// dma_ahb_simple
module dma_ahb_simple
(
       input   wire          HRESETn
     , input   wire          HCLK
     , input   wire          S_HSEL
     , input   wire  [31:0]  S_HADDR
     , input   wire  [ 1:0]  S_HTRANS
     , input   wire          S_HWRITE
     , input   wire  [ 2:0]  S_HSIZE
     , input   wire  [ 2:0]  S_HBURST
     , input   wire  [31:0]  S_HWDATA
     , output  wire  [31:0]  S_HRDATA
     , output  wire  [ 1:0]  S_HRESP
     , input   wire          S_HREADYin
     , output  wire          S_HREADYout
     , output  wire          IRQ
     , output  wire          M_HBUSREQ
     , input   wire          M_HGRANT
     , output  wire  [31:0]  M_HADDR
     , output  wire  [ 1:0]  M_HTRANS
     , output  wire          M_HWRITE
     , output  wire  [ 2:0]  M_HSIZE
     , output  wire  [ 2:0]  M_HBURST
     , output  wire  [ 3:0]  M_HPROT
     , output  wire  [31:0]  M_HWDATA
     , input   wire  [31:0]  M_HRDATA
     , input   wire  [ 1:0]  M_HRESP
     , input   wire          M_HREADY
);
   wire            DMA_EN   ;  
   wire            DMA_GO   ;
   wire            DMA_BUSY ;
   wire            DMA_DONE ;
   wire  [31:0]    DMA_SRC  ;  
   wire  [31:0]    DMA_DST  ;  
   wire  [15:0]    DMA_BNUM ;  
   wire  [ 4:0]    DMA_BURST;  
   dma_ahb_csr_ahb
   u_csr (
       .HRESETn   (HRESETn    )
     , .HCLK      (HCLK       )
     , .HSEL      (S_HSEL     )
     , .HADDR     (S_HADDR    )
     , .HTRANS    (S_HTRANS   )
     , .HWRITE    (S_HWRITE   )
     , .HSIZE     (S_HSIZE    )
     , .HBURST    (S_HBURST   )
     , .HWDATA    (S_HWDATA   )
     , .HRDATA    (S_HRDATA   )
     , .HRESP     (S_HRESP    )
     , .HREADYin  (S_HREADYin )
     , .HREADYout (S_HREADYout)
     , .IRQ       (IRQ        )
  ...
Size: roughly 3200 cells after synthesis, about 230 I/O pins, about 44000 µm² of cells after synthesis.
Settings: LEC_CHECK=0, ABC_AREA=0, CAP_MARGIN=40, CELL_PAD_IN_SITES_GLOBAL_PLACEMENT=0, CORE_MARGIN=2, CORE_UTILIZATION=67, CTS_CLUSTER_SIZE=33, GPL_ROUTABILITY_DRIVEN=1, GPL_TIMING_DRIVEN=1, SLEW_MARGIN=20; clock period 2.24 ns.
run.sh (not shown) runs the stock make flow with config.mk's settings and CLKGATE_MAP_FILE=.
The starting point completed and failed the layout checks on setup timing.
==> next run, changes <==
Settings changed: ABC_AREA 0 to 1, CORE_UTILIZATION 67 to 70, CTS_CLUSTER_SIZE 33 to default, SETUP_SLACK_MARGIN from default to -0.13.
Clock period 2.24 ns to 1.86 ns, I/O delays scaled along.
After rerunning: Now the flow died in global routing. Die area went up by 4.1%. Synthesized cell count went up by 70%. Area after synthesis went up by 8.8%.
==> next run, changes <==
Settings changed: ABC_AREA 1 to default, CAP_MARGIN 40 to 20, CELL_PAD_IN_SITES_GLOBAL_PLACEMENT 0 to default, CORE_UTILIZATION 70 to 39, GPL_ROUTABILITY_DRIVEN 1 to default, GPL_TIMING_DRIVEN 1 to default, SETUP_SLACK_MARGIN -0.13 to default.
Clock period 1.86 ns to 3.35 ns, I/O delays scaled along.
Effect: The new run completed without violations. Die area climbs by 64%. Synthesized cell count shrinks by 41%. Area after synthesis came out lower by 8.1%.
==> next run, changes <==
Settings changed: CORE_UTILIZATION 39 to 40.
Clock period 3.35 ns to 2.48 ns, I/O delays scaled along.
The new run finished but failed the layout checks on setup timing.
Cell area increases by a few percent.
Die size went down by a few percent.
Final cell count increases by a few percent.
Fmax rose by about a fifth.

== run 1 ==
Starting RTL as in the previous note.
==> flow/config.mk <==
export PLATFORM = sky130hd
export DESIGN_NAME = dma_ahb_simple
export DESIGN_NICKNAME = dma_ahb_simple
export VERILOG_FILES = /design/flow/design.v
export SDC_FILE = /design/flow/constraint.sdc
export NUM_CORES = 4
export LEC_CHECK = 0
export ABC_AREA = 1
export CAP_MARGIN = 25
export CELL_PAD_IN_SITES_DETAIL_PLACEMENT = 2
export CELL_PAD_IN_SITES_GLOBAL_PLACEMENT = 2
export CORE_ASPECT_RATIO = 0.97
export CORE_MARGIN = 2
export CORE_UTILIZATION = 40
export CTS_CLUSTER_DIAMETER = 366
export GPL_ROUTABILITY_DRIVEN = 1
export HOLD_SLACK_MARGIN = 0.13
export MAX_ROUTING_LAYER = met4
export MIN_ROUTING_LAYER = met2
export PLACE_DENSITY_LB_ADDON = 0.05
export SETUP_SLACK_MARGIN = 0.36
export SLEW_MARGIN = 20
==> flow/constraint.sdc <==
create_clock -name core_clock -period 4.5 [get_ports {HCLK}]
set_input_delay 0.9000 -clock core_clock [delete_from_list [all_inputs] [get_ports {HCLK}]]
set_output_delay 0.9000 -clock core_clock [all_outputs]
set_load 0.01 [all_outputs]
#### Input delta (run 2 over run 1)
# run 1
export LEC_CHECK = 0
export ABC_AREA = 1
export CAP_MARGIN = 25
export CELL_PAD_IN_SITES_DETAIL_PLACEMENT = 2
export CELL_PAD_IN_SITES_GLOBAL_PLACEMENT = 2
export CORE_ASPECT_RATIO = 0.97
export CORE_MARGIN = 2
export CORE_UTILIZATION = 40
export CTS_CLUSTER_DIAMETER = 366
export GPL_ROUTABILITY_DRIVEN = 1
export HOLD_SLACK_MARGIN = 0.13
export MAX_ROUTING_LAYER = met4
export MIN_ROUTING_LAYER = met2
export PLACE_DENSITY_LB_ADDON = 0.05
export SETUP_SLACK_MARGIN = 0.36
export SLEW_MARGIN = 20
create_clock -name core_clock -period 4.5 [get_ports {HCLK}]
# run 2
export LEC_CHECK = 0
export ABC_AREA = 1
export CAP_MARGIN = 20
export CORE_MARGIN = 2
export CORE_UTILIZATION = 71
export PLACE_DENSITY = 0.76
export SLEW_MARGIN = 20
create_clock -name core_clock -period 3.12 [get_ports {HCLK}]
==> results <==
Summary of run 2 over run 1: sequential cell count now sits at about the same level, sequential share of layout area now sits higher. From run 1 to run 2 the numbers moved as follows: cell area after layout moved down, sum of routed wire length over all layers moved down. Global-route track usage on met3 in run 2 is 48 points below run 1. Between run 1 and run 2, the final cycle utilization of the critical path is lower for run 1. A highest-delay cell along the critical path of sky130_fd_sc_hd__buf_4 is what run 1 shows, while sky130_fd_sc_hd__inv_2 belongs to run 2.
--- input diff run 2..run 3 ---
# run 2
export LEC_CHECK = 0
export ABC_AREA = 1
export CAP_MARGIN = 20
export CORE_MARGIN = 2
export CORE_UTILIZATION = 71
export PLACE_DENSITY = 0.76
export SLEW_MARGIN = 20
create_clock -name core_clock -period 3.12 [get_ports {HCLK}]
# run 3
export LEC_CHECK = 0
export CAP_MARGIN = 20
export CORE_MARGIN = 2
export CORE_UTILIZATION = 40
export SLEW_MARGIN = 20
create_clock -name core_clock -period 4.5 [get_ports {HCLK}]
--- outcome ---
- Compared with run 2, in run 3 cell count decreased by 1,622 relative to the old numbers; minimum clock period after layout has increased; chip width saw an increase.
- Of the two values seen for capture point of the worst path, u_master.HWDATA[25] was produced by run 3 and u_master.dma_rd_addr[24] by run 2.
